`flow/config.mk`:
```
export PLATFORM = sky130hd
export DESIGN_NAME = DWT
export DESIGN_NICKNAME = DWT
export VERILOG_FILES = /design/flow/design.v
export SDC_FILE = /design/flow/constraint.sdc
export NUM_CORES = 4
export LEC_CHECK = 0
export CAP_MARGIN = 20
export CELL_PAD_IN_SITES_DETAIL_PLACEMENT = 0
export CELL_PAD_IN_SITES_GLOBAL_PLACEMENT = 1
export CORE_MARGIN = 7
export CORE_UTILIZATION = 44
export GPL_TIMING_DRIVEN = 1
export HOLD_SLACK_MARGIN = 0.25
export MAX_ROUTING_LAYER = met5
export PLACE_DENSITY_LB_ADDON = 0.02
export SLEW_MARGIN = 20
```
`flow/constraint.sdc`:
```
create_clock -name core_clock -period 2.42 [get_ports {clk}]
set_input_delay 0.4840 -clock core_clock [delete_from_list [all_inputs] [get_ports {clk}]]
set_output_delay 0.4840 -clock core_clock [all_outputs]
set_load 0.01 [all_outputs]
```
`flow/design.v`:
```
module avg(input clk, input [7:0]p1, input [7:0]p2, output reg [7:0]pout);
wire [7:0] outp;
assign outp = {1'b0 , p1[7:1]} + {1'b0 , p2[7:1]};
always@(posedge clk)
begin
	pout <= outp;
end 
endmodule
module subtract(input clk, input [7:0]p1, input [7:0]p2, output reg [7:0]pout);
wire [8:0] diff = {1'b0, p1} - {1'b0, p2};
wire [7:0] mag = diff[8] ? (8'd0 - diff[7:0]) : diff[7:0];
always@(posedge clk)
begin
	pout <= mag/2;
end 
endmodule
module wavelet_1d (clk ,pixel ,pix_out);
input clk ;
input [63:0] pixel ;
output reg [63:0] pix_out;
wire [63:0]pix_out_inter;
wire [63:0] out_illusion ;
genvar i;
	generate 
		for(i=0;i<4;i=i+1) 
		begin : name
			avg u0 (clk,pixel[16*i+7:16*i], pixel[16*i+15:16*i+8],out_illusion[8*i+7:8*i]);
			subtract u1 (clk,pixel[16*i+7:16*i], pixel[16*i+15:16*i+8],out_illusion[8*i+39:8*i+32]);
		end
	endgenerate 
	assign pix_out_inter = {out_illusion[31:0],out_illusion[63:32]};
always@(posedge clk)
	begin
		pix_out <= pix_out_inter;
	end
endmodule
module wavelet_2d (clk ,pixel_out1, pixel_out2 ,pixelcol_out1,pixelcol_out2,dwt_valid);
input clk ;
input [63:0] pixel_out1, pixel_out2 ;
output reg [63:0] pixelcol_out1,pixelcol_out2;
output reg dwt_valid;
wire [63:0]pixelcol1_inter,pixelcol2_inter;
wire [63:0] out_illusion20 ;
wire [63:0] out_illusion21;
genvar j;
	generate 
		for(j=0;j<8;j=j+1) 
		begin : name
			avg u0 (clk,pixel_out1[8*j+7:8*j], pixel_out2[8*j+7:8*j],out_illusion20[8*j+7:8*j]);
			subtract u1 (clk,pixel_out2[8*j+7:8*j], pixel_out1[8*j+7:8*j], out_illusion21[8*j+7:8*j]);
		end
	endgenerate 
	assign pixelcol1_inter = out_illusion20;
	assign pixelcol2_inter = out_illusion21;
always@(posedge clk)
	begin
		pixelcol_out1 <= pixelcol1_inter;
		pixelcol_out2 <= pixelcol2_inter;
	   dwt_valid <= 1'b1;
	end
endmodule
module DWT(clk, inp1,inp2,inp3,inp4,inp5,inp6,inp7,inp8, outp1,outp2,outp3,outp4,outp5,outp6,outp7,outp8,dwt_valid);
input clk;
input [63:0]inp1,inp2,inp3,inp4,inp5,inp6,inp7,inp8;
output [63:0] outp1,outp2,outp3,outp4,outp5,outp6,outp7,outp8;
output dwt_valid;
wire [63:0] inp_1d [7:0];
wire [63:0] out_1d [7:0];
wire dwt_valid1, dwt_valid2, dwt_valid3, dwt_valid4;
assign inp_1d [0] = inp1;
assign inp_1d [1] = inp2;
assign inp_1d [2] = inp3;
assign inp_1d [3] = inp4;
assign inp_1d [4] = inp5;
assign inp_1d [5] = inp6;
assign inp_1d [6] = inp7;
assign inp_1d [7] = inp8;
genvar j;
	generate 
		for(j=0;j<8;j=j+1) 
		begin : name
			wavelet_1d u0(clk,inp_1d[j],out_1d[j]);
		end
	endgenerate 
wavelet_2d x1 (clk, out_1d[0],out_1d[1],outp1,outp5,dwt_valid1);
wavelet_2d x2 (clk, out_1d[2],out_1d[3],outp2,outp6,dwt_valid2);
wavelet_2d x3 (clk, out_1d[4],out_1d[5],outp3,outp7,dwt_valid3);
wavelet_2d x4 (clk, out_1d[6],out_1d[7],outp4,outp8,dwt_valid4);
assign dwt_valid = dwt_valid1 && dwt_valid2 && dwt_valid3 && dwt_valid4;
endmodule
```
`flow/run.sh`:
```
#!/bin/bash
# the make line also repeats each setting of config.mk as NAME=value (left out here)
make -C /OpenROAD-flow-scripts/flow DESIGN_CONFIG=/design/flow/config.mk WORK_HOME=/design/flow/orfs CLKGATE_MAP_FILE= finish
```
==> results of run 1 <==
what timing repair did:
item,CTS,global route
pin swaps,0,12
buffers inserted,0,6
hold buffers,0,0
cloned,0,0
gates resized,35,37
endpoints found under the setup margin,35,59
per-layer routing:
layer | track usage (%) | share of wire [%]
met2 | 39.2 | 51
met5 | 0 | 0.031
met3 | 3.84 | 4.2
met4 | 10.9 | 5.5
met1 | 22.9 | 39
per-stage QoR:
step                      TNS (ns)  util [%]  instance area (µm²)  instances
after global placement      -95.11      54.6               102000      12300
after detailed placement   -100.47      54.6               102000      12300
final                            0      58.4               109000      12700
after global routing        -0.140      58.4               109000      12700
after floorplan                  0         -                82800       8076
after CTS                        0      58.2               108000      12700
area by class of cell:
cell class | instances | area share [%]
multi-input combinational | 4930 | 37.1
tap | 2480 | 2.86
clock buffer | 262 | 5.17
sequential | 1888 | 34.8
timing repair buffer | 1849 | 15.0
inverter | 1160 | 4.01
clock inverter | 93 | 0.994
antenna | 40 | 0.0921
==> impl_metrics.toml, run 1 <==
# flow metrics
[run_status]
status = "no timing/DRC/antenna violations"

[worst_setup_path]
r2r-start = "name[5].u0.pix_out[0]"
ff2ff_path_depth = 10
crit_family = "AND-OR/OR-AND gates"
path_max_fanout = 3
crit_buf_inv = 2
cpPeakStageDelay_ns = 0.40
crit_path_start_kind = "flop"
worst-setup-path-type = "reg2reg"
r2r_end = "x3.name[0].u1.pout[5]"
cp.arrival_ns = 3.08
crit_start = "name[5].u0.pix_out[0]"
regToRegSetupSlack_ns = 0.07
worst-path-stages = 10
cp_cell_sequence = "inv_1, ha_1, inv_1, fa_1, a21o_1, a21oi_2, xnor2_1, o21ai_0, o311ai_1, xnor2_1"
endpoint_kind = "flop"
required_ns = 3.14
slowest_stage = "fa_1"
cp-endpoint = "x3.name[0].u1.pout[5]"

[final_timing]
hold_viol_final = 0
max_freq_mhz = 425
relSlewSlack_pct = 58.7
hold_ws_ns = 0.312
fin_crit_ns = 2.35
fin_crit_sh_pct = 97.2
tightest_slew_ns = 0.614
clock_skew_ns = 0.0307
fin_ws_ns = 0.0670
rsz0062_at_grt = "true"
maxSlewViolCount = 0
setup_viol = 0

[synthesis]
edf_count = 0
adder_share_pct = 18.1
aoi_share_pct = 12.5
topCellsByArea = "dfxtp_1 46%, ha_1 15%, xnor2_1 7.7%, inv_1 5.3%, nor2_1 3.5%"
xor_area_share_pct = 10.3
ys_seq_share_pct = 45.8
synth_area_leader_cell = "dfxtp_1"
synthesis.area_um2 = 82600
ff_type = "dfxtp_1"
mux_share_pct = 0.873
top_cells_by_count = "1888 x dfxtp_1, 1160 x inv_1, 992 x ha_1, 774 x nor2_1, 729 x xnor2_1"
ys_sh_simple_pct = 6.46
syn_area_per_cell_um2 = 10.3
ys_area_um2 = 82600
synth.logic.top_family = "adder cells"
synth.distinct_cells = 49
async_reset_ff_share_pct = 0
ys.warnings.count = 5
synth_flop_count = 1888
top_cell = "dfxtp_1"
ys_cells = 8029
synthCells = 8029
yosys.area.top_type_share_pct = 45.8

[power_and_ir_drop]
powerDensity_nw_per_um2 = 1240
vdd_ir_drop_max_mv = 0.867
seq_power_share_pct = 36.5
switching_share_pct = 33.9
clockPowerShare_pct = 22.6
power.leakage_nw = 49.8
maxPowerGroup = "combinational cells"
internal-power_mw = 89.2
p_comb_share_pct = 40.8
p_seq_mw = 49.3
p_clk_mw = 30.5
switchingPower_mw = 45.7
comb_cell_power_mw = 55.1
totalPowerFinal_mw = 135

[placed_design]
dp_slack_ns = -0.669
dp_hpwl_um = 185000
portBuffers = 976
place.gp.congestion = 0.903

[routing]
routed_wl_um = 219000
drtAntennaViolNets = 0
dr.pass1.iters = 7
dr.first_iter.drc_count = 2048
drc = 0
routedWlPerCell_um = 17.3
route.vias.total = 58200
routed_via_density = 4.58

[floorplanning]
initCoreUtil_pct = 44.4
fp.dieArea_um2 = 200000
die_w_um = 447
num_rows = 158
core_um2 = 186000
num_io_pins = 1026
die_h_um = 447

[finish]
logic_area_um2 = 40300
synthToLayoutAreaGrowth_pct = 31.5
seq_area_um2 = 37800
nets = 11700
fillers = 16200

[cts]
clk_latency_ns = 0.81
cts_max_level = 4
cts_max_path_buffers = 3
cts_tree = "done"
cts_root_buffer = "clkbuf_16"
clkTransAtPathRegs_ns = 0.06
numCtsBuffers = 193
cts_sinks = 1888

[worst_hold_path]
min_to = "name[1].u0.pix_out[62]"
holdPathStages = 0
hp-start = "name[1].u0.name[3].u0.pout[6]"
hold_path_class = "reg2reg"

[grt]
grt_antenna_before_repair = 80
grt_overflow = 0
grt_usage_pct = 21.1
grt_pass1_wl_um = 329000
grt_max_degree = 17
grt_pass1_vias = 59200

[run]
max-cap-violations = 0
tool_warnings = 460
==> inputs of run 2 (changes only) <==
Settings changed: CELL_PAD_IN_SITES_DETAIL_PLACEMENT 0 to not set, CELL_PAD_IN_SITES_GLOBAL_PLACEMENT 1 to not set, CORE_MARGIN 7 to 2, CORE_UTILIZATION 44 to 72, CTS_CLUSTER_DIAMETER set to 351, CTS_CLUSTER_SIZE set to 10, GPL_TIMING_DRIVEN 1 to not set, HOLD_SLACK_MARGIN 0.25 to not set, MAX_ROUTING_LAYER met5 to not set, PLACE_DENSITY_LB_ADDON 0.02 to 0.01.
Clock period 2.42 ns to 2.52 ns, I/O delays scaled along.
==> impl_metrics.toml, run 2 <==
# flow metrics
[run_status]
status = "failed layout checks"
so_faults = "negative setup slack"

[final_timing]
hold_viol_final = 0
fin_crit_sh_pct = 117
max_freq_mhz = 340
maxSlewViolCount = 0
rsz0062_at_grt = "true"
relSlewSlack_pct = 45.7
fin_ws_ns = -0.425
setup_viol = 61
hold_ws_ns = 0.296
tns_ns = -5.91
fin_crit_ns = 2.94
clock_skew_ns = 0.0296
tightest_slew_ns = 0.808

[worst_setup_path]
r2r-start = "name[7].u0.pix_out[40]"
worst-setup-path-type = "in2reg"
regToRegSetupSlack_ns = -0.32
cpPeakStageDelay_ns = 0.57
slowest_stage = "nor3_2"
endpoint_kind = "flop"
worst-path-stages = 10
required_ns = 3.19
ff2ff_path_depth = 10
r2r_end = "x4.name[5].u1.pout[4]"
cp-endpoint = "name[6].u0.name[3].u1.pout[6]"
crit_start = "inp7[56]"
crit_family = "AND-OR/OR-AND gates"
crit_path_start_kind = "primary input"
cp_cell_sequence = "clkdlybuf4s50_1, ha_1, inv_1, fa_1, a211oi_4, nor2_1, xnor2_1, nor3_2, a31oi_2, xnor2_1"
path_max_fanout = 3
crit_path_frequent_cell = "xnor2_1"
crit_buf_inv = 2
cp.arrival_ns = 3.61

[power_and_ir_drop]
comb_cell_power_mw = 59.3
internal-power_mw = 82.8
switching_share_pct = 38.4
vdd_ir_drop_max_mv = 0.968
p_comb_share_pct = 44.1
power.leakage_nw = 48.4
totalPowerFinal_mw = 134
p_seq_mw = 48.8
powerDensity_nw_per_um2 = 1280
maxPowerGroup = "combinational cells"
switchingPower_mw = 51.7
p_clk_mw = 26.3
clockPowerShare_pct = 19.6
seq_power_share_pct = 36.3

[synthesis]
synth.logic.top_family = "adder cells"
synth.distinct_cells = 49
ff_type = "dfxtp_1"
synth_area_leader_cell = "dfxtp_1"
top_cell = "dfxtp_1"
synthesis.area_um2 = 82600
topCellsByArea = "dfxtp_1 46%, ha_1 15%, xnor2_1 7.7%, inv_1 5.3%, nor2_1 3.5%"
async_reset_ff_share_pct = 0
ys_area_um2 = 82600
mux_share_pct = 0.873
synthCells = 8029
ys_sh_simple_pct = 6.46
aoi_share_pct = 12.5
synth_flop_count = 1888
adder_share_pct = 18.1
top_cells_by_count = "1888 x dfxtp_1, 1160 x inv_1, 992 x ha_1, 774 x nor2_1, 729 x xnor2_1"
ys_seq_share_pct = 45.8
ys_cells = 8029
syn_area_per_cell_um2 = 10.3
yosys.area.top_type_share_pct = 45.8
xor_area_share_pct = 10.3
ys.warnings.count = 5
edf_count = 0

[run]
tool_warnings = 461
max-cap-violations = 0

[finish]
final_area_um2 = 105000
fin_util_pct = 92.2
fillers = 4059
nets = 11500
instances_no_fill = 11500
synthToLayoutAreaGrowth_pct = 27.3

[cts]
cts_max_level = 4
numCtsBuffers = 206
cts_max_path_buffers = 3
cts_tree = "done"
clk_latency_ns = 0.82
clkTransAtPathRegs_ns = 0.05
cts_root_buffer = "clkbuf_16"
cts_sinks = 1888

[routing]
routedWlPerCell_um = 25.1
drtAntennaViolNets = 0
route.vias.total = 69000
drc = 0
dr.pass1.iters = 10
routed_wl_um = 287000
dr.first_iter.drc_count = 6611
routed_via_density = 6.03

[grt]
grt_overflow = 0
grt_usage_pct = 44.7
grt_pass1_wl_um = 403000
grt_antenna_before_repair = 94
grt_max_degree = 17
grt_pass1_vias = 71800

[floorplanning]
fp.dieArea_um2 = 117000
initCoreUtil_pct = 72.4
die_w_um = 343
num_io_pins = 1026
num_rows = 124
die_h_um = 343
core_um2 = 114000

[worst_hold_path]
min_to = "x1.pixelcol_out2[26]"
hold_path_class = "reg2reg"
hp-start = "x1.name[3].u1.pout[2]"
holdPathStages = 0

[placed_design]
dp_hpwl_um = 185000
place.gp.congestion = 0.984
dp_slack_ns = -0.625
dpl-instance-area_um2 = 98900
portBuffers = 976
numPlacedInstances = 11100
==> run 2: layout make-up <==
| type | instances | area [µm²] | area share, % |
|---|---|---|---|
| clock buffers | 211 | 5270 | 5.01 |
| diodes | 78 | 195 | 0.186 |
| well taps | 1512 | 1890 | 1.80 |
| flip-flops and latches | 1888 | 37800 | 35.9 |
| repair buffers | 1661 | 14900 | 14.2 |
| clock inverters | 11 | 160 | 0.152 |
| inverters | 1160 | 4350 | 4.14 |
| multi-input cells | 4930 | 40600 | 38.6 |
==> run 2: repair_timing <==
item / in CTS / in global routing
pin swaps: 0 / 15
resized: 21 / 76
endpoints found under the hold margin: 0 / 0
hold buffers: 0 / 0
setup endpoints to repair: 38 / 109
setup buffers: 2 / 10
==> run 2: per-layer routing <==
| layer | track usage [%] | wire [µm] | vias to the layer above |
|---|---|---|---|
| met1 | 42.4 | 87300 | 32400 |
| met5 | 0 | 320 | - |
| met2 | 76.7 | 136000 | 4885 |
| met3 | 14.2 | 31300 | 2100 |
| met4 | 41.7 | 32500 | 50 |
| li1 | - | - | 29600 |
==> inputs of run 3 (changes only) <==
Settings changed: CORE_UTILIZATION 72 to 70, CTS_CLUSTER_DIAMETER 351 to not set, CTS_CLUSTER_SIZE 10 to 38, HOLD_SLACK_MARGIN set to 0.3, PLACE_DENSITY_LB_ADDON 0.01 to not set.
Clock period 2.52 ns to 2.45 ns, I/O delays scaled along.
==> impl_metrics.toml, run 3 <==
# flow metrics
[run_status]
status = "failed layout checks"
so_faults = "negative setup slack"

[floorplanning]
num_io_pins = 1026
core_um2 = 118000
die_h_um = 347
initCoreUtil_pct = 70.2
fp.dieArea_um2 = 121000
num_rows = 126
die_w_um = 347

[final_timing]
maxSlewViolCount = 0
hold_viol_final = 0
tightest_slew_ns = 0.635
relSlewSlack_pct = 57.3
clock_skew_ns = 0.0203
fin_ws_ns = -0.0856
hold_ws_ns = 0.312
fin_crit_sh_pct = 103
setup_viol = 9
fin_crit_ns = 2.54
rsz0062_at_grt = "true"
max_freq_mhz = 394

[synthesis]
synthCells = 8029
synth_area_leader_cell = "dfxtp_1"
top_cell = "dfxtp_1"
async_reset_ff_share_pct = 0
yosys.area.top_type_share_pct = 45.8
ys_sh_simple_pct = 6.46
ys.warnings.count = 5
synth_flop_count = 1888
topCellsByArea = "dfxtp_1 46%, ha_1 15%, xnor2_1 7.7%, inv_1 5.3%, nor2_1 3.5%"
adder_share_pct = 18.1
ys_area_um2 = 82600
ys_seq_share_pct = 45.8
mux_share_pct = 0.873
synth.distinct_cells = 49
ys_cells = 8029
top_cells_by_count = "1888 x dfxtp_1, 1160 x inv_1, 992 x ha_1, 774 x nor2_1, 729 x xnor2_1"
syn_area_per_cell_um2 = 10.3
xor_area_share_pct = 10.3
ff_type = "dfxtp_1"
synth.logic.top_family = "adder cells"
synthesis.area_um2 = 82600
aoi_share_pct = 12.5
edf_count = 0

[worst_setup_path]
worst-path-stages = 9
path_max_fanout = 7
crit_family = "AND-OR/OR-AND gates"
required_ns = 3.15
ff2ff_path_depth = 9
r2r-start = "name[2].u0.pix_out[40]"
regToRegSetupSlack_ns = -0.09
cp_cell_sequence = "ha_1, inv_1, fa_1, a211oi_4, o21ai_1, a21oi_1, o21bai_2, nor2_1, xnor2_1"
r2r_end = "x2.name[5].u1.pout[3]"
crit_buf_inv = 1
crit_start = "name[2].u0.pix_out[40]"
endpoint_kind = "flop"
worst-setup-path-type = "reg2reg"
cpPeakStageDelay_ns = 0.44
cp.arrival_ns = 3.24
cp-endpoint = "x2.name[5].u1.pout[3]"
slowest_stage = "fa_1"
crit_path_start_kind = "flop"

[placed_design]
dpl-instance-area_um2 = 99700
dp_hpwl_um = 182000
place.gp.congestion = 0.954
numPlacedInstances = 11300
dp_slack_ns = -0.721
portBuffers = 976

[worst_hold_path]
hp-start = "x2.name[0].u1.pout[5]"
min_to = "x2.pixelcol_out2[5]"
holdPathStages = 0
hold_path_class = "reg2reg"

[power_and_ir_drop]
p_seq_mw = 49.5
switchingPower_mw = 51.2
powerDensity_nw_per_um2 = 1300
seq_power_share_pct = 35.7
p_clk_mw = 30.0
p_comb_share_pct = 42.7
power.leakage_nw = 49.3
maxPowerGroup = "combinational cells"
internal-power_mw = 87.7
comb_cell_power_mw = 59.4
vdd_ir_drop_max_mv = 0.999
clockPowerShare_pct = 21.6
switching_share_pct = 36.9

[finish]
instances_no_fill = 11700
logic_area_um2 = 40600
seq_area_um2 = 37800
nets = 11600
fillers = 4656
synthToLayoutAreaGrowth_pct = 29.4
final_area_um2 = 107000

[routing]
routed_via_density = 5.68
routedWlPerCell_um = 22.6
dr.pass1.iters = 9
drtAntennaViolNets = 0
drc = 0
dr.first_iter.drc_count = 5121
route.vias.total = 66200
routed_wl_um = 263000

[cts]
clk_latency_ns = 0.81
cts_max_level = 4
cts_sinks = 1888
numCtsBuffers = 180
cts_max_path_buffers = 3
cts_tree = "done"
clkTransAtPathRegs_ns = 0.07
cts_root_buffer = "clkbuf_16"
hold_buffers = 0

[run]
tool_warnings = 462
max-cap-violations = 0

[grt]
grt_max_degree = 18
grt_overflow = 0
grt_pass1_vias = 69300
grt_pass1_wl_um = 379000
grt_antenna_before_repair = 78
grt_usage_pct = 40.5
==> run 3: layout make-up <==
cell class                 instances  share of cell area (%)
tap                             1536                    1.80
timing repair buffer            1757                    14.6
clock buffer                     246                    4.88
clock inverter                    87                    1.13
inverter                        1160                    4.07
antenna                           52                   0.122
multi-input combinational       4930                    38.0
sequential                      1888                    35.4
==> run 3: what timing repair did <==
item,4_1_cts,5_1_grt
resized,19,96
endpoints found under the hold margin,0,0
pin swaps,0,28
buffers inserted,0,11
endpoints found under the setup margin,33,114
==> run 3: per-layer routing <==
| metal | share of wire (%) | track usage [%] |
|---|---|---|
| met4 | 9.3 | 31.8 |
| met5 | 0.13 | 0 |
| met2 | 48 | 70.8 |
| met3 | 9.3 | 11.8 |
| met1 | 33 | 40.2 |
==> run 3: stage by stage <==
stage               power [mW]  utilization, %  TNS (ns)
floorplan                 80.2               -         0
global placement          99.9            84.8    -78.78
detailed placement         103            84.8    -96.65
CTS                        135            90.3         0
global route               144            90.9     -1.62
finish                     139            90.9    -0.267
==> inputs of run 4 (changes only) <==
Settings changed: CORE_UTILIZATION 70 to 71, CTS_CLUSTER_SIZE 38 to 14, SETUP_SLACK_MARGIN set to 0.64, SLEW_MARGIN 20 to 10.
Clock period 2.45 ns to 2.47 ns, I/O delays scaled along.
==> impl_metrics.toml, run 4 <==
# yosys + openroad results
[run_status]
status = "stopped before the end"
failed_stage = "global routing (5_1_grt)"
stop_error = "[ERROR GRT-0232] Routing congestion too high. Check the congestion heatmap in the GUI."

[synthesis]
async_reset_ff_share_pct = 0
synthesis.area_um2 = 82600
adder_share_pct = 18.1
synthCells = 8029
ys_seq_share_pct = 45.8
ys_area_um2 = 82600
yosys.area.top_type_share_pct = 45.8
top_cell = "dfxtp_1"
synth_flop_count = 1888
xor_area_share_pct = 10.3
top_cells_by_count = "1888 x dfxtp_1, 1160 x inv_1, 992 x ha_1, 774 x nor2_1, 729 x xnor2_1"
aoi_share_pct = 12.5
synth.logic.top_family = "adder cells"
mux_share_pct = 0.873
synth_area_leader_cell = "dfxtp_1"
ys.warnings.count = 5
ff_type = "dfxtp_1"
edf_count = 0
ys_sh_simple_pct = 6.46
synth.distinct_cells = 49
ys_cells = 8029
topCellsByArea = "dfxtp_1 46%, ha_1 15%, xnor2_1 7.7%, inv_1 5.3%, nor2_1 3.5%"
syn_area_per_cell_um2 = 10.3

[grt]
grt_overflow = 303
grt_usage_pct = 74.8

[floorplanning]
die_h_um = 345
fp.dieArea_um2 = 119000
num_io_pins = 1026
die_w_um = 345
num_rows = 125
core_um2 = 116000
initCoreUtil_pct = 71.4

[cts]
numCtsBuffers = 178
cts_max_path_buffers = 3
cts_root_buffer = "clkbuf_16"
cts_max_level = 4
cts_sinks = 1888

[placed_design]
dpl-instance-area_um2 = 100000
place.gp.congestion = 1.00
portBuffers = 976
dp_hpwl_um = 188000
==> run 4: repair_timing <==
action,in CTS
hold buffers,2
hold endpoints to repair,2
pin swaps,82
buffers inserted,29
endpoints found under the setup margin,960
resized,759
==> run 4: per-stage QoR <==
step	total power, mW	hold slack, ns	instances	TNS, ns	setup WS, ns
4_1_cts	137	0.309	11400	0	0.156
2_1_floorplan	81.0	0.310	8076	0	0.329
3_3_place_gp	101	0.310	11100	-69.03	-0.457
3_5_place_dp	104	0.312	11100	-89.38	-0.642
==> run 4: per-layer routing <==
layer / overflow / GRT usage [%]
met1: 3 / 70.4
met2: 144 / 94.9
met3: 6 / 60.2
met4: 150 / 78.4
met5: 0 / 22.1
==> inputs of run 5 (changes only) <==
Settings changed: CAP_MARGIN 20 to 40, CELL_PAD_IN_SITES_DETAIL_PLACEMENT set to 1, CORE_UTILIZATION 71 to 47, CTS_CLUSTER_SIZE 14 to 82, GPL_ROUTABILITY_DRIVEN set to 0, HOLD_SLACK_MARGIN 0.3 to -0.03, MIN_ROUTING_LAYER set to met1, PLACE_DENSITY_LB_ADDON set to 0.25, SETUP_SLACK_MARGIN 0.64 to 0.02, SLEW_MARGIN 10 to 20, TNS_END_PERCENT set to 55.
Clock period 2.47 ns to 1.89 ns, I/O delays scaled along.
==> impl_metrics.toml, run 5 <==
# yosys + openroad results
[synthesis]
yosys.area.top_type_share_pct = 45.8
async_reset_ff_share_pct = 0
synth.distinct_cells = 49
xor_area_share_pct = 10.3
ff_type = "dfxtp_1"
ys.warnings.count = 5
ys_seq_share_pct = 45.8
synthesis.area_um2 = 82600
synth_area_leader_cell = "dfxtp_1"
aoi_share_pct = 12.5
top_cell = "dfxtp_1"
synthCells = 8029
mux_share_pct = 0.873
adder_share_pct = 18.1
ys_sh_simple_pct = 6.46
ys_area_um2 = 82600
syn_area_per_cell_um2 = 10.3
ys_cells = 8029
synth_flop_count = 1888
top_cells_by_count = "1888 x dfxtp_1, 1160 x inv_1, 992 x ha_1, 774 x nor2_1, 729 x xnor2_1"
topCellsByArea = "dfxtp_1 46%, ha_1 15%, xnor2_1 7.7%, inv_1 5.3%, nor2_1 3.5%"
synth.logic.top_family = "adder cells"
edf_count = 0

[run_status]
status = "stopped before the end"
failed_stage = "global routing (5_1_grt)"
stop_error = "[ERROR GRT-0116] Global routing finished with congestion. Check the congestion regions in the DRC Viewer."

[cts]
cts_root_buffer = "clkbuf_16"
cts_sinks = 1888
hold_buffers = 0
cts_max_path_buffers = 3
cts_max_level = 4
numCtsBuffers = 192

[placed_design]
dp_hpwl_um = 259000
dpl-instance-area_um2 = 107000
portBuffers = 976
numPlacedInstances = 12700
dp_slack_ns = -1.20

[floorplanning]
die_h_um = 423
num_io_pins = 1026
fp.dieArea_um2 = 179000
die_w_um = 423
num_rows = 153
initCoreUtil_pct = 47.4
core_um2 = 174000

[grt]
grt_usage_pct = 76.5
grt_overflow = 1122
-- run 5: routing by layer --
layer / GRT overflow / GRT usage (%)
met1: 4 / 73.2
met2: 710 / 94.4
met3: 11 / 62.3
met4: 393 / 80.1
met5: 4 / 27.8
-- run 5: timing repair --
| action | CTS |
|---|---|
| setup endpoints to repair | 997 |
| pin swaps | 679 |
| gates resized | 2896 |
| buffers inserted | 198 |
==> inputs of run 6 (changes only) <==
Settings changed: CAP_MARGIN 40 to 20, CELL_PAD_IN_SITES_DETAIL_PLACEMENT 1 to not set, CORE_UTILIZATION 47 to 70, CTS_CLUSTER_SIZE 82 to 35, GPL_ROUTABILITY_DRIVEN 0 to not set, HOLD_SLACK_MARGIN -0.03 to not set, MIN_ROUTING_LAYER met1 to not set, PLACE_DENSITY_LB_ADDON 0.25 to not set, SETUP_SLACK_MARGIN 0.02 to 0.68, TNS_END_PERCENT 55 to not set.
Clock period 1.89 ns to 2.29 ns, I/O delays scaled along.
==> impl_metrics.toml, run 6 <==
# yosys + openroad results
[run_status]
status = "stopped before the end"
failed_stage = "global routing (5_1_grt)"
stop_error = "[ERROR GRT-0232] Routing congestion too high. Check the congestion heatmap in the GUI."

[synthesis]
synthesis.area_um2 = 82600
ys_seq_share_pct = 45.8
adder_share_pct = 18.1
synth_flop_count = 1888
aoi_share_pct = 12.5
mux_share_pct = 0.873
async_reset_ff_share_pct = 0
syn_area_per_cell_um2 = 10.3
ys_sh_simple_pct = 6.46
ys_area_um2 = 82600
yosys.area.top_type_share_pct = 45.8
ys.warnings.count = 5
topCellsByArea = "dfxtp_1 46%, ha_1 15%, xnor2_1 7.7%, inv_1 5.3%, nor2_1 3.5%"
ys_cells = 8029
synth.logic.top_family = "adder cells"
synth.distinct_cells = 49
edf_count = 0
top_cells_by_count = "1888 x dfxtp_1, 1160 x inv_1, 992 x ha_1, 774 x nor2_1, 729 x xnor2_1"
xor_area_share_pct = 10.3
top_cell = "dfxtp_1"
synth_area_leader_cell = "dfxtp_1"
synthCells = 8029
ff_type = "dfxtp_1"

[floorplanning]
die_h_um = 347
core_um2 = 118000
num_io_pins = 1026
num_rows = 126
fp.dieArea_um2 = 121000
die_w_um = 347
initCoreUtil_pct = 70.2

[grt]
grt_overflow = 130
grt_usage_pct = 76.1

[placed_design]
numPlacedInstances = 11300
portBuffers = 976
dp_slack_ns = -0.751
place.gp.congestion = 1.02
dp_hpwl_um = 193000

[cts]
hold_buffers = 0
numCtsBuffers = 178
cts_sinks = 1888
cts_max_level = 4
cts_max_path_buffers = 3
cts_root_buffer = "clkbuf_16"
==> run 6: metal layers <==
layer / global-route usage (%) / GRT overflow
met3: 68.0 / 9
met4: 69.8 / 69
met1: 73.1 / 3
met2: 91.0 / 49
met5: 54.2 / 0
==> run 6: timing repair <==
| action | in CTS |
|---|---|
| endpoints found under the setup margin | 1065 |
| pin swaps | 143 |
| setup buffers | 41 |
| resized | 1057 |
==> run 6: metrics by stage <==
step | utilization, % | cell area [µm²] | total power [mW] | hold WS, ns
after floorplan | - | 85500 | 89.0 | 0.310
after global placement | 87.4 | 103000 | 111 | 0.310
after detailed placement | 87.4 | 103000 | 115 | 0.312
after CTS | 94.5 | 111000 | 153 | 0.195
==> inputs of run 7 (changes only) <==
Settings changed: CORE_UTILIZATION 70 to 66, CTS_CLUSTER_DIAMETER set to 234, CTS_CLUSTER_SIZE 35 to not set, MAX_ROUTING_LAYER set to met4, PLACE_DENSITY set to 0.57, SETUP_SLACK_MARGIN 0.68 to not set, SLEW_MARGIN 20 to 10, TNS_END_PERCENT set to 5.
Clock period 2.29 ns to 4.91 ns, I/O delays scaled along.
==> impl_metrics.toml, run 7 <==
# flow metrics
[synthesis]
yosys.area.top_type_share_pct = 45.8
synth.distinct_cells = 49
edf_count = 0
ff_type = "dfxtp_1"
async_reset_ff_share_pct = 0
ys_seq_share_pct = 45.8
aoi_share_pct = 12.5
xor_area_share_pct = 10.3
mux_share_pct = 0.873
topCellsByArea = "dfxtp_1 46%, ha_1 15%, xnor2_1 7.7%, inv_1 5.3%, nor2_1 3.5%"
synthesis.area_um2 = 82600
synth.logic.top_family = "adder cells"
adder_share_pct = 18.1
synth_area_leader_cell = "dfxtp_1"
top_cells_by_count = "1888 x dfxtp_1, 1160 x inv_1, 992 x ha_1, 774 x nor2_1, 729 x xnor2_1"
ys_cells = 8029
ys_area_um2 = 82600
top_cell = "dfxtp_1"
synthCells = 8029
ys_sh_simple_pct = 6.46
syn_area_per_cell_um2 = 10.3
synth_flop_count = 1888
ys.warnings.count = 5

[worst_hold_path]
hold_path_class = "reg2reg"
holdPathStages = 0
hp-start = "name[1].u0.name[1].u0.pout[2]"
min_to = "name[1].u0.pix_out[42]"

[cts]
cts_sinks = 1888
clk_latency_ns = 0.81
cts_max_level = 4
clkTransAtPathRegs_ns = 0.06
cts_setup_buffers = 0
hold_buffers = 0
numCtsBuffers = 182
cts_resized = 0
cts_max_path_buffers = 3
cts_tree = "done"
cts_root_buffer = "clkbuf_16"

[worst_setup_path]
path_max_fanout = 1
crit_family = "buffers and inverters"
crit_start = "x1.pixelcol_out1[50]"
cp.arrival_ns = 2.02
r2r-start = "name[5].u0.pix_out[56]"
cpPeakStageDelay_ns = 0.63
worst-path-stages = 1
required_ns = 3.93
endpoint_kind = "output pin"
crit_path_start_kind = "flop"
cp-endpoint = "outp1[50]"
r2r_end = "x3.name[7].u1.pout[6]"
cp_cell_sequence = "clkdlybuf4s50_1"
ff2ff_path_depth = 10
regToRegSetupSlack_ns = 2.36
crit_buf_inv = 1
worst-setup-path-type = "reg2out"
slowest_stage = "clkdlybuf4s50_1"

[final_timing]
fin_crit_sh_pct = 61.2
maxSlewViolCount = 0
clock_skew_ns = 0.0187
setup_viol = 0
tightest_slew_ns = 0.684
fin_crit_ns = 3.00
max_freq_mhz = 333
hold_viol_final = 0
hold_ws_ns = 0.314
rsz0062_at_grt = "false"
relSlewSlack_pct = 54.0
tns_ns = 0

[grt]
grt_overflow = 0
grt_antenna_before_repair = 78
grt_max_degree = 17
grt_usage_pct = 33.3
grt_pass1_wl_um = 318000
grt_pass1_vias = 58800

[finish]
instances_no_fill = 11000
fillers = 7572
nets = 10800
synthToLayoutAreaGrowth_pct = 22.1
final_area_um2 = 101000

[power_and_ir_drop]
power.leakage_nw = 45.5
maxPowerGroup = "combinational cells"
vdd_ir_drop_max_mv = 0.580
clockPowerShare_pct = 23.1
internal-power_mw = 42.8
p_comb_share_pct = 39.7
p_clk_mw = 15.1
comb_cell_power_mw = 26.0
p_seq_mw = 24.4
seq_power_share_pct = 37.2
switching_share_pct = 34.6
switchingPower_mw = 22.6
powerDensity_nw_per_um2 = 649

[routing]
routedWlPerCell_um = 19.3
routed_wl_um = 213000
dr.pass1.iters = 6
routed_via_density = 5.26
drc = 0
dr.first_iter.drc_count = 3423
drtAntennaViolNets = 0
route.vias.total = 57900

[placed_design]
numPlacedInstances = 10600
portBuffers = 976
dp_hpwl_um = 167000
dpl-instance-area_um2 = 94000
place.gp.congestion = 0.990

[floorplanning]
die_h_um = 358
num_io_pins = 1026
fp.dieArea_um2 = 128000
initCoreUtil_pct = 66.6
core_um2 = 124000
die_w_um = 358
num_rows = 129

[run]
tool_warnings = 461
max-cap-violations = 0

[run_status]
status = "no timing/DRC/antenna violations"
run 7: routing by layer:
layer	track usage [%]	part of all wire, %	vias to the layer above
met5	-	0	-
met4	20.2	6.3	0
met3	8.94	7.6	582
met2	55.8	49	1843
met1	35.0	37	27100
li1	-	-	28400
run 7: through the flow:
| stage | worst slack, ns | util [%] | power [mW] |
|---|---|---|---|
| global placement | 1.25 | 75.9 | 49.1 |
| CTS | 1.85 | 81.2 | 65.5 |
| finish | 1.91 | 81.3 | 65.5 |
| floorplan | 2.15 | - | 40.0 |
| detailed placement | 1.19 | 75.9 | 49.9 |
| global route | 1.79 | 81.3 | 69.0 |
run 7: layout make-up:
type                       count  area [µm²]  share of cell area, %
antenna                       78         195                  0.194
clock buffer                 253        5390                   5.35
clock inverter                83        1220                   1.21
inverter                    1160        4350                   4.32
multi-input combinational   4930       40100                   39.7
sequential                  1888       37800                   37.5
tap                         1637        2050                   2.03
timing repair buffer         976        9770                   9.69
==> inputs of run 8 (changes only) <==
Settings changed: CAP_MARGIN 20 to 15, CORE_UTILIZATION 66 to 72, CTS_CLUSTER_DIAMETER 234 to 351, CTS_CLUSTER_SIZE set to 100, MAX_ROUTING_LAYER met4 to not set, PLACE_DENSITY 0.57 to not set, PLACE_DENSITY_LB_ADDON set to 0.01, SETUP_SLACK_MARGIN set to -0.16, SLEW_MARGIN 10 to 20, TNS_END_PERCENT 5 to not set.
Clock period 4.91 ns to 1.99 ns, I/O delays scaled along.
==> impl_metrics.toml, run 8 <==
# yosys + openroad results
[synthesis]
ys_sh_simple_pct = 6.46
ys_seq_share_pct = 45.8
syn_area_per_cell_um2 = 10.3
ys_area_um2 = 82600
synth_area_leader_cell = "dfxtp_1"
synthesis.area_um2 = 82600
yosys.area.top_type_share_pct = 45.8
ys_cells = 8029
adder_share_pct = 18.1
synth_flop_count = 1888
edf_count = 0
topCellsByArea = "dfxtp_1 46%, ha_1 15%, xnor2_1 7.7%, inv_1 5.3%, nor2_1 3.5%"
xor_area_share_pct = 10.3
mux_share_pct = 0.873
aoi_share_pct = 12.5
async_reset_ff_share_pct = 0
synth.distinct_cells = 49
synthCells = 8029
top_cell = "dfxtp_1"
ys.warnings.count = 5
synth.logic.top_family = "adder cells"
ff_type = "dfxtp_1"
top_cells_by_count = "1888 x dfxtp_1, 1160 x inv_1, 992 x ha_1, 774 x nor2_1, 729 x xnor2_1"

[run_status]
stop_error = "[ERROR GRT-0232] Routing congestion too high. Check the congestion heatmap in the GUI."
status = "stopped before the end"
failed_stage = "global routing (5_1_grt)"

[floorplanning]
core_um2 = 114000
fp.dieArea_um2 = 117000
num_rows = 124
die_w_um = 343
initCoreUtil_pct = 72.4
num_io_pins = 1026
die_h_um = 343

[cts]
cts_sinks = 1888
cts_max_level = 1
cts_root_buffer = "clkbuf_16"
cts_max_path_buffers = 3
numCtsBuffers = 22

[placed_design]
place.gp.congestion = 1.00
dpl-instance-area_um2 = 104000
portBuffers = 976
dp_slack_ns = -1.14
dp_hpwl_um = 208000

[grt]
grt_overflow = 8047
grt_usage_pct = 98.2
==> run 8: per-layer routing <==
layer	track usage (%)	overflow
met1	86.7	59
met2	124	5877
met5	50.1	15
met4	116	1995
met3	77.0	101
==> run 8: timing repair <==
item                                    CTS
setup buffers                            43
endpoints found under the setup margin  464
resized                                 798
hold buffers                              0
pin swaps                               199
==> run 8: stage by stage <==
| step | hold slack, ns | cells |
|---|---|---|
| global placement | 0.310 | 11800 |
| detailed placement | 0.312 | 11800 |
| floorplan | 0.310 | 8076 |
| CTS | 0.313 | 11900 |
==> inputs of run 9 (changes only) <==
Settings changed: CAP_MARGIN 15 to 20, CTS_CLUSTER_DIAMETER 351 to 31, CTS_CLUSTER_SIZE 100 to 14, PLACE_DENSITY set to 0.35, PLACE_DENSITY_LB_ADDON 0.01 to not set, SETUP_SLACK_MARGIN -0.16 to -0.14, SLEW_MARGIN 20 to 10.
Clock period 1.99 ns to 2.33 ns, I/O delays scaled along.
==> impl_metrics.toml, run 9 <==
# yosys + openroad results
[floorplanning]
num_rows = 124
initCoreUtil_pct = 72.4
die_h_um = 343
die_w_um = 343
core_um2 = 114000
fp.dieArea_um2 = 117000
num_io_pins = 1026

[synthesis]
ys_sh_simple_pct = 6.46
synth_area_leader_cell = "dfxtp_1"
topCellsByArea = "dfxtp_1 46%, ha_1 15%, xnor2_1 7.7%, inv_1 5.3%, nor2_1 3.5%"
ys.warnings.count = 5
syn_area_per_cell_um2 = 10.3
ys_seq_share_pct = 45.8
aoi_share_pct = 12.5
mux_share_pct = 0.873
top_cells_by_count = "1888 x dfxtp_1, 1160 x inv_1, 992 x ha_1, 774 x nor2_1, 729 x xnor2_1"
ys_cells = 8029
ys_area_um2 = 82600
top_cell = "dfxtp_1"
synth.logic.top_family = "adder cells"
synthCells = 8029
ff_type = "dfxtp_1"
adder_share_pct = 18.1
edf_count = 0
yosys.area.top_type_share_pct = 45.8
async_reset_ff_share_pct = 0
synthesis.area_um2 = 82600
synth_flop_count = 1888
xor_area_share_pct = 10.3
synth.distinct_cells = 49

[grt]
grt_overflow = 1632
grt_usage_pct = 84.2

[cts]
cts_sinks = 1888
numCtsBuffers = 297
cts_root_buffer = "clkbuf_16"
cts_max_path_buffers = 4
cts_max_level = 5
hold_buffers = 0

[placed_design]
dp_slack_ns = -0.804
portBuffers = 976
place.gp.congestion = 1.01
dp_hpwl_um = 195000

[run_status]
stop_error = "[ERROR GRT-0116] Global routing finished with congestion. Check the congestion regions in the DRC Viewer."
status = "stopped before the end"
failed_stage = "global routing (5_1_grt)"
[run 9: metrics by stage]
step	std cells	util [%]	total power, mW	instance area [µm²]	TNS, ns
detailed placement	11400	88.2	110	101000	-137.09
floorplan	8076	-	84.3	82800	0
global placement	11400	88.2	106	101000	-105.42
CTS	11900	97.3	163	111000	-14.49
[run 9: routing by layer]
metal,track usage [%],GRT overflow
met3,71.0,14
met2,102,1019
met5,34.0,1
met1,78.8,12
met4,92.9,586
[run 9: timing repair]
action / 4_1_cts
buffers inserted: 4
setup endpoints to repair: 106
gates resized: 100
pin swaps: 21
==> inputs of run 10 (changes only) <==
Settings changed: CORE_UTILIZATION 72 to 65, CTS_CLUSTER_DIAMETER 31 to 341, CTS_CLUSTER_SIZE 14 to not set, PLACE_DENSITY 0.35 to not set, SETUP_SLACK_MARGIN -0.14 to not set, SLEW_MARGIN 10 to 20.
Clock period 2.33 ns to 2.95 ns, I/O delays scaled along.
==> impl_metrics.toml, run 10 <==
# flow metrics
[cts]
cts_setup_buffers = 0
cts_resized = 0
cts_root_buffer = "clkbuf_16"
cts_max_level = 4
cts_max_path_buffers = 3
cts_sinks = 1888
clk_latency_ns = 0.82
numCtsBuffers = 178
clkTransAtPathRegs_ns = 0.07
cts_tree = "done"
hold_buffers = 0

[power_and_ir_drop]
p_seq_mw = 40.5
internal-power_mw = 71.3
power.leakage_nw = 46.3
totalPowerFinal_mw = 109
maxPowerGroup = "combinational cells"
powerDensity_nw_per_um2 = 1070
p_clk_mw = 24.8
switchingPower_mw = 37.6
comb_cell_power_mw = 43.6
switching_share_pct = 34.6
clockPowerShare_pct = 22.8
seq_power_share_pct = 37.2
vdd_ir_drop_max_mv = 0.701
p_comb_share_pct = 40.0

[worst_setup_path]
required_ns = 3.69
cpPeakStageDelay_ns = 0.44
crit_path_start_kind = "flop"
worst-path-stages = 10
worst-setup-path-type = "reg2reg"
cp-endpoint = "x3.name[6].u1.pout[2]"
crit_start = "name[5].u0.pix_out[48]"
r2r_end = "x3.name[6].u1.pout[2]"
crit_buf_inv = 2
r2r-start = "name[5].u0.pix_out[48]"
path_max_fanout = 7
ff2ff_path_depth = 10
cp.arrival_ns = 3.31
endpoint_kind = "flop"
slowest_stage = "a211oi_1"
regToRegSetupSlack_ns = 0.38
crit_path_frequent_cell = "inv_1"
cp_cell_sequence = "inv_1, ha_1, inv_1, fa_1, a211oi_1, o21ai_0, a21oi_1, o21bai_2, nor2b_1, xor2_1"
crit_family = "AND-OR/OR-AND gates"

[final_timing]
setup_viol = 0
relSlewSlack_pct = 60.8
fin_crit_sh_pct = 87.2
rsz0062_at_grt = "false"
fin_crit_ns = 2.57
hold_viol_final = 0
maxSlewViolCount = 0
tightest_slew_ns = 0.584
fin_ws_ns = 0.379
tns_ns = 0
max_freq_mhz = 389
clock_skew_ns = 0.0262
hold_ws_ns = 0.314

[synthesis]
aoi_share_pct = 12.5
synthCells = 8029
synth_flop_count = 1888
ys_sh_simple_pct = 6.46
top_cell = "dfxtp_1"
async_reset_ff_share_pct = 0
mux_share_pct = 0.873
topCellsByArea = "dfxtp_1 46%, ha_1 15%, xnor2_1 7.7%, inv_1 5.3%, nor2_1 3.5%"
ff_type = "dfxtp_1"
yosys.area.top_type_share_pct = 45.8
synthesis.area_um2 = 82600
ys.warnings.count = 5
synth.distinct_cells = 49
adder_share_pct = 18.1
syn_area_per_cell_um2 = 10.3
synth_area_leader_cell = "dfxtp_1"
ys_cells = 8029
ys_area_um2 = 82600
xor_area_share_pct = 10.3
synth.logic.top_family = "adder cells"
top_cells_by_count = "1888 x dfxtp_1, 1160 x inv_1, 992 x ha_1, 774 x nor2_1, 729 x xnor2_1"
ys_seq_share_pct = 45.8
edf_count = 0

[grt]
grt_usage_pct = 31.4
grt_antenna_before_repair = 54
grt_pass1_wl_um = 319000
grt_pass1_vias = 59900
grt_overflow = 0
grt_max_degree = 18

[run]
tool_warnings = 461
max-cap-violations = 0

[routing]
dr.pass1.iters = 5
dr.first_iter.drc_count = 3487
routed_wl_um = 208000
routed_via_density = 5.22
drc = 0
routedWlPerCell_um = 18.7
route.vias.total = 58100
drtAntennaViolNets = 0

[floorplanning]
fp.dieArea_um2 = 130000
die_h_um = 360
num_rows = 130
die_w_um = 360
core_um2 = 126000
initCoreUtil_pct = 65.6
num_io_pins = 1026

[run_status]
status = "no timing/DRC/antenna violations"

[placed_design]
dpl-instance-area_um2 = 95300
dp_slack_ns = -0.363
place.gp.congestion = 0.957
portBuffers = 976
numPlacedInstances = 10800
dp_hpwl_um = 165000

[finish]
nets = 10900
final_area_um2 = 102000
fin_util_pct = 80.9
instances_no_fill = 11100
synthToLayoutAreaGrowth_pct = 23.4

[worst_hold_path]
holdPathStages = 0
hold_path_class = "reg2reg"
min_to = "x3.pixelcol_out1[27]"
hp-start = "x3.name[3].u0.pout[3]"
## run 10: area by class of cell
type	count	area (µm²)
clock inverter	105	1560
fill	7897	24000
multi-input combinational	4930	40100
timing repair buffer	1138	11000
clock buffer	225	4980
sequential	1888	37800
inverter	1160	4350
antenna	32	80.1
tap	1650	2060
## run 10: layer usage
| layer | part of all wire, % | track usage, % | vias to the layer above |
|---|---|---|---|
| met3 | 6.7 | 7.42 | 577 |
| met4 | 7.5 | 21.7 | 38 |
| li1 | - | - | 28600 |
| met2 | 48 | 54.2 | 1711 |
| met1 | 38 | 34.1 | 27100 |
| met5 | 0.12 | 0 | - |
==> inputs of run 11 (changes only) <==
Settings changed: CORE_UTILIZATION 65 to 70, CTS_CLUSTER_DIAMETER 341 to not set, CTS_CLUSTER_SIZE set to 38, HOLD_SLACK_MARGIN set to 0.3, SETUP_SLACK_MARGIN set to 0.5.
Clock period 2.95 ns to 1.68 ns, I/O delays scaled along.
==> impl_metrics.toml, run 11 <==
# yosys + openroad results
[run_status]
status = "stopped before the end"
failed_stage = "clock tree synthesis (4_1_cts)"
stop_error = "[ERROR DPL-0038] Utilization greater than 100%, impossible to legalize"

[synthesis]
synthCells = 8029
async_reset_ff_share_pct = 0
ys.warnings.count = 5
edf_count = 0
ys_cells = 8029
ys_seq_share_pct = 45.8
synth_area_leader_cell = "dfxtp_1"
synth_flop_count = 1888
top_cells_by_count = "1888 x dfxtp_1, 1160 x inv_1, 992 x ha_1, 774 x nor2_1, 729 x xnor2_1"
xor_area_share_pct = 10.3
aoi_share_pct = 12.5
syn_area_per_cell_um2 = 10.3
topCellsByArea = "dfxtp_1 46%, ha_1 15%, xnor2_1 7.7%, inv_1 5.3%, nor2_1 3.5%"
synth.logic.top_family = "adder cells"
ff_type = "dfxtp_1"
mux_share_pct = 0.873
yosys.area.top_type_share_pct = 45.8
adder_share_pct = 18.1
synth.distinct_cells = 49
ys_area_um2 = 82600
synthesis.area_um2 = 82600
top_cell = "dfxtp_1"
ys_sh_simple_pct = 6.46

[floorplanning]
num_rows = 126
initCoreUtil_pct = 70.2
num_io_pins = 1026
fp.dieArea_um2 = 121000
core_um2 = 118000
die_w_um = 347
die_h_um = 347

[placed_design]
numPlacedInstances = 12100
dp_hpwl_um = 216000
place.gp.congestion = 0.998
portBuffers = 976
-- run 11: through the flow --
stage	util [%]	area (µm²)	hold slack [ns]	setup TNS, ns	worst slack (ns)
2_1_floorplan	-	85400	0.310	-72.08	-0.339
3_3_place_gp	92.6	109000	0.310	-359.06	-1.17
3_5_place_dp	92.6	109000	0.312	-434.72	-1.30
==> inputs of run 12 (changes only) <==
Settings changed: CORE_UTILIZATION 70 to 40, CTS_CLUSTER_DIAMETER set to 164, CTS_CLUSTER_SIZE 38 to not set, HOLD_SLACK_MARGIN 0.3 to not set, MAX_ROUTING_LAYER set to met4, PLACE_DENSITY_LB_ADDON set to 0.02, SETUP_SLACK_MARGIN 0.5 to not set.
Clock period 1.68 ns to 4.5 ns, I/O delays scaled along.
==> impl_metrics.toml, run 12 <==
# flow metrics
[run_status]
status = "no timing/DRC/antenna violations"

[power_and_ir_drop]
comb_cell_power_mw = 28.0
p_clk_mw = 17.5
internal-power_mw = 47.4
switching_share_pct = 33.9
p_seq_mw = 26.3
vdd_ir_drop_max_mv = 0.460
seq_power_share_pct = 36.7
p_comb_share_pct = 39.0
switchingPower_mw = 24.4
clockPowerShare_pct = 24.4
powerDensity_nw_per_um2 = 700
maxPowerGroup = "combinational cells"
power.leakage_nw = 45.8

[routing]
drc = 0
drtAntennaViolNets = 0
routed_via_density = 4.57
routedWlPerCell_um = 17.6
dr.first_iter.drc_count = 2210
route.vias.total = 55100
routed_wl_um = 213000
dr.pass1.iters = 5

[synthesis]
ys_sh_simple_pct = 6.46
synth.distinct_cells = 49
topCellsByArea = "dfxtp_1 46%, ha_1 15%, xnor2_1 7.7%, inv_1 5.3%, nor2_1 3.5%"
top_cell = "dfxtp_1"
yosys.area.top_type_share_pct = 45.8
top_cells_by_count = "1888 x dfxtp_1, 1160 x inv_1, 992 x ha_1, 774 x nor2_1, 729 x xnor2_1"
edf_count = 0
synth.logic.top_family = "adder cells"
synthesis.area_um2 = 82600
synth_area_leader_cell = "dfxtp_1"
mux_share_pct = 0.873
ys_seq_share_pct = 45.8
synthCells = 8029
syn_area_per_cell_um2 = 10.3
ys.warnings.count = 5
async_reset_ff_share_pct = 0
ff_type = "dfxtp_1"
ys_cells = 8029
adder_share_pct = 18.1
ys_area_um2 = 82600
xor_area_share_pct = 10.3
aoi_share_pct = 12.5
synth_flop_count = 1888

[worst_setup_path]
regToRegSetupSlack_ns = 1.90
endpoint_kind = "output pin"
cp_cell_sequence = "clkdlybuf4s50_1"
ff2ff_path_depth = 10
cp.arrival_ns = 1.95
r2r-start = "name[7].u0.pix_out[32]"
path_max_fanout = 1
r2r_end = "x4.name[4].u1.pout[6]"
worst-path-stages = 1
worst-setup-path-type = "reg2out"
crit_path_start_kind = "flop"
crit_start = "x1.pixelcol_out2[5]"
slowest_stage = "clkdlybuf4s50_1"
required_ns = 3.60
crit_family = "buffers and inverters"
crit_buf_inv = 1
cpPeakStageDelay_ns = 0.62
cp-endpoint = "outp5[5]"

[worst_hold_path]
hp-start = "x2.name[7].u1.pout[1]"
min_to = "x2.pixelcol_out2[57]"
holdPathStages = 0
hold_path_class = "reg2reg"

[placed_design]
dp_slack_ns = 0.850
numPlacedInstances = 11600
portBuffers = 976
place.gp.congestion = 0.892
dp_hpwl_um = 178000

[final_timing]
fin_ws_ns = 1.65
tns_ns = 0
rsz0062_at_grt = "false"
maxSlewViolCount = 0
max_freq_mhz = 351
hold_viol_final = 0
setup_viol = 0
fin_crit_sh_pct = 63.4
relSlewSlack_pct = 44.6
fin_crit_ns = 2.85
clock_skew_ns = 0.0180
tightest_slew_ns = 0.823

[grt]
grt_pass1_wl_um = 320000
grt_usage_pct = 20.4
grt_max_degree = 17
grt_overflow = 0
grt_pass1_vias = 56200
grt_use_met2_pct = 36.1
met1_usage_pct = 21.4
use_met3_pct = 3.31
grt_antenna_before_repair = 83
busiest_layer = "met2"

[run]
max-cap-violations = 0
tool_warnings = 459

[cts]
cts_root_buffer = "clkbuf_16"
clk_latency_ns = 0.82
cts_max_path_buffers = 3
cts_sinks = 1888
cts_max_level = 4
cts_tree = "done"
clkTransAtPathRegs_ns = 0.06
cts_resized = 0
numCtsBuffers = 200
cts_setup_buffers = 0
hold_buffers = 0

[floorplanning]
fp.dieArea_um2 = 210000
die_h_um = 458
num_io_pins = 1026
core_um2 = 205000
die_w_um = 458
initCoreUtil_pct = 40.3
num_rows = 166

[finish]
synthToLayoutAreaGrowth_pct = 24.2
instances_no_fill = 12100
nets = 10800
-- run 12: layout make-up --
| type | count | area [µm²] |
|---|---|---|
| multi-input combinational | 4930 | 40100 |
| fill | 18900 | 102000 |
| inverter | 1160 | 4350 |
| clock buffer | 271 | 5750 |
| sequential | 1888 | 37800 |
| timing repair buffer | 976 | 9770 |
| clock inverter | 101 | 1420 |
| tap | 2688 | 3360 |
| antenna | 37 | 92.6 |
-- run 12: metal layers --
layer / part of all wire, % / vias to the layer above / routed length, µm
met5: 0 / - / 0
met4: 6.5 / 0 / 13700
met3: 3.6 / 505 / 7690
met2: 51 / 1070 / 107000
met1: 39 / 25100 / 83600
li1: - / 28300 / -
-- run 12: stage by stage --
step                      utilization (%)  total power, mW  instance area, µm²  hold WS, ns
after floorplan                         -             43.7               82800        0.310
after global placement               46.5             54.8               95300        0.310
after detailed placement             46.5             55.0               95300        0.312
after CTS                            50.0             73.0              103000        0.315
after global routing                 50.1             76.6              103000        0.315
final                                50.1             71.8              103000        0.312
==> inputs of run 13 (changes only) <==
Settings changed: CORE_UTILIZATION 40 to 72, CTS_CLUSTER_DIAMETER 164 to not set, CTS_CLUSTER_SIZE set to 14, HOLD_SLACK_MARGIN set to 0.29, MAX_ROUTING_LAYER met4 to not set, PLACE_DENSITY set to 0.6, PLACE_DENSITY_LB_ADDON 0.02 to not set, SETUP_SLACK_MARGIN set to 0.64, SLEW_MARGIN 20 to 10.
Clock period 4.5 ns to 2.47 ns, I/O delays scaled along.
==> impl_metrics.toml, run 13 <==
# yosys + openroad results
[floorplanning]
core_um2 = 114000
die_w_um = 343
num_rows = 124
fp.dieArea_um2 = 117000
initCoreUtil_pct = 72.4
num_io_pins = 1026
die_h_um = 343

[synthesis]
synthCells = 8029
synthesis.area_um2 = 82600
synth.logic.top_family = "adder cells"
aoi_share_pct = 12.5
ys_seq_share_pct = 45.8
ff_type = "dfxtp_1"
yosys.area.top_type_share_pct = 45.8
mux_share_pct = 0.873
synth.distinct_cells = 49
syn_area_per_cell_um2 = 10.3
adder_share_pct = 18.1
ys.warnings.count = 5
ys_sh_simple_pct = 6.46
ys_area_um2 = 82600
top_cells_by_count = "1888 x dfxtp_1, 1160 x inv_1, 992 x ha_1, 774 x nor2_1, 729 x xnor2_1"
xor_area_share_pct = 10.3
ys_cells = 8029
synth_area_leader_cell = "dfxtp_1"
edf_count = 0
topCellsByArea = "dfxtp_1 46%, ha_1 15%, xnor2_1 7.7%, inv_1 5.3%, nor2_1 3.5%"
synth_flop_count = 1888
top_cell = "dfxtp_1"
async_reset_ff_share_pct = 0

[cts]
numCtsBuffers = 181
cts_max_level = 4
cts_root_buffer = "clkbuf_16"
cts_sinks = 1888
cts_max_path_buffers = 3

[run_status]
stop_error = "[ERROR GRT-0116] Global routing finished with congestion. Check the congestion regions in the DRC Viewer."
status = "stopped before the end"
failed_stage = "global routing (5_1_grt)"

[placed_design]
dpl-instance-area_um2 = 100000
dp_slack_ns = -0.636
dp_hpwl_um = 191000
portBuffers = 976
place.gp.congestion = 0.964

[grt]
grt_overflow = 104
grt_usage_pct = 66.4
run 13: what timing repair did:
action / in CTS
setup buffers: 64
hold endpoints to repair: 1
gates resized: 657
hold buffers: 1
endpoints found under the setup margin: 985
pin swaps: 152
run 13: stage by stage:
stage	std cells	TNS (ns)
2_1_floorplan	8076	0
3_3_place_gp	11000	-69.36
3_5_place_dp	11000	-92.42
4_1_cts	11400	0
run 13: routing by layer:
metal  overflow  track usage, %
met3          1            47.9
met5          0            15.5
met2         45            90.0
met4         58            64.8
met1          0            63.3
==> inputs of run 14 (changes only) <==
Settings changed: ABC_AREA set to 0, CELL_PAD_IN_SITES_GLOBAL_PLACEMENT set to 2, CORE_MARGIN 2 to 9, CORE_UTILIZATION 72 to 39, CTS_CLUSTER_DIAMETER set to 186, CTS_CLUSTER_SIZE 14 to not set, HOLD_SLACK_MARGIN 0.29 to not set, PLACE_DENSITY 0.6 to not set, SETUP_SLACK_MARGIN 0.64 to 0.02, SLEW_MARGIN 10 to 40, TNS_END_PERCENT set to 70.
Clock period 2.47 ns to 2.91 ns, I/O delays scaled along.
==> impl_metrics.toml, run 14 <==
# flow metrics
[run_status]
status = "no timing/DRC/antenna violations"

[synthesis]
ys.warnings.count = 5
mux_share_pct = 0.873
top_cell = "dfxtp_1"
synthCells = 8029
ff_type = "dfxtp_1"
topCellsByArea = "dfxtp_1 46%, ha_1 15%, xnor2_1 7.7%, inv_1 5.3%, nor2_1 3.5%"
ys_seq_share_pct = 45.8
ys_cells = 8029
synth_flop_count = 1888
ys_area_um2 = 82600
synth.logic.top_family = "adder cells"
xor_area_share_pct = 10.3
synth.distinct_cells = 49
synth_area_leader_cell = "dfxtp_1"
yosys.area.top_type_share_pct = 45.8
syn_area_per_cell_um2 = 10.3
top_cells_by_count = "1888 x dfxtp_1, 1160 x inv_1, 992 x ha_1, 774 x nor2_1, 729 x xnor2_1"
ys_sh_simple_pct = 6.46
synthesis.area_um2 = 82600
adder_share_pct = 18.1
async_reset_ff_share_pct = 0
aoi_share_pct = 12.5
edf_count = 0

[worst_setup_path]
cp.arrival_ns = 3.31
r2r-start = "name[1].u0.pix_out[32]"
crit_path_start_kind = "flop"
crit_path_frequent_cell = "inv_1"
crit_family = "AND-OR/OR-AND gates"
path_max_fanout = 3
required_ns = 3.62
worst-path-stages = 10
regToRegSetupSlack_ns = 0.31
crit_buf_inv = 2
endpoint_kind = "flop"
cp_cell_sequence = "inv_1, ha_1, inv_1, fa_1, a211oi_1, o21bai_1, a21oi_1, xor2_1, a31oi_1, xnor2_1"
cpPeakStageDelay_ns = 0.49
slowest_stage = "a211oi_1"
worst-setup-path-type = "reg2reg"
ff2ff_path_depth = 10
crit_start = "name[1].u0.pix_out[32]"
cp-endpoint = "x1.name[4].u1.pout[6]"
r2r_end = "x1.name[4].u1.pout[6]"

[cts]
cts_setup_buffers = 0
hold_buffers = 0
clk_latency_ns = 0.84
cts_max_path_buffers = 3
cts_root_buffer = "clkbuf_16"
cts_tree = "done"
clkTransAtPathRegs_ns = 0.07
cts_max_level = 4
numCtsBuffers = 200
cts_resized = 0
cts_sinks = 1888

[final_timing]
setup_viol = 0
fin_crit_ns = 2.60
tightest_slew_ns = 0.641
fin_crit_sh_pct = 89.3
hold_viol_final = 0
relSlewSlack_pct = 57.2
max_freq_mhz = 385
maxSlewViolCount = 0
rsz0062_at_grt = "false"
clock_skew_ns = 0.0371

[floorplanning]
core_um2 = 210000
die_h_um = 478
num_rows = 168
die_w_um = 478
num_io_pins = 1026
initCoreUtil_pct = 39.3
fp.dieArea_um2 = 229000

[power_and_ir_drop]
internal-power_mw = 73.4
switchingPower_mw = 39.3
maxPowerGroup = "combinational cells"
p_comb_share_pct = 39.8
switching_share_pct = 34.8
comb_cell_power_mw = 44.8
powerDensity_nw_per_um2 = 1080
power.leakage_nw = 47.1
seq_power_share_pct = 36.6
vdd_ir_drop_max_mv = 0.779
p_clk_mw = 26.7
clockPowerShare_pct = 23.7
p_seq_mw = 41.2

[grt]
grt_pass1_wl_um = 344000
grt_pass1_vias = 57600
grt_max_degree = 17
grt_overflow = 0
grt_usage_pct = 19.4
grt_antenna_before_repair = 83

[worst_hold_path]
holdPathStages = 0
hold_path_class = "reg2reg"
hp-start = "name[3].u0.name[0].u0.pout[2]"
min_to = "name[3].u0.pix_out[34]"

[placed_design]
portBuffers = 976
dpl-instance-area_um2 = 97700
numPlacedInstances = 12100
place.gp.congestion = 0.865
dp_hpwl_um = 194000

[finish]
synthToLayoutAreaGrowth_pct = 26.9
instances_no_fill = 12400
nets = 11100
final_area_um2 = 105000

[routing]
drtAntennaViolNets = 0
routed_via_density = 4.54
dr.first_iter.drc_count = 2470
route.vias.total = 56500
drc = 0
dr.pass1.iters = 5
routed_wl_um = 230000
routedWlPerCell_um = 18.5

[run]
tool_warnings = 461
max-cap-violations = 0
run 14: cell type report:
cell class	count	area, µm²
Fill cell	19400	105000
Timing Repair Buffer	1272	12000
Tap cell	2805	3510
Sequential cell	1888	37800
Inverter	1160	4350
Multi-Input combinational cell	4930	40100
Clock buffer	262	5560
Antenna cell	21	52.6
Clock inverter	106	1440
run 14: layer usage:
metal  track usage, %  up-vias  wire (µm)
met5                0        -        293
met4             6.58       46       7210
met3             5.29      398      14200
met2             32.2     1177     106000
met1             24.4    26000     103000
li1                 -    28900          -
run 14: per-stage QoR:
step	TNS, ns	power, mW	setup WS, ns	hold slack (ns)	utilization (%)
finish	0	113	0.311	0.309	49.9
global route	0	120	0.118	0.314	49.9
CTS	0	114	0.207	0.312	49.9
detailed placement	-12.71	86.9	-0.260	0.312	46.5
floorplan	0	67.5	0.551	0.310	-
global placement	-10.49	86.9	-0.260	0.310	46.5
No activity file was given, so power comes from the tool's default toggle rates.
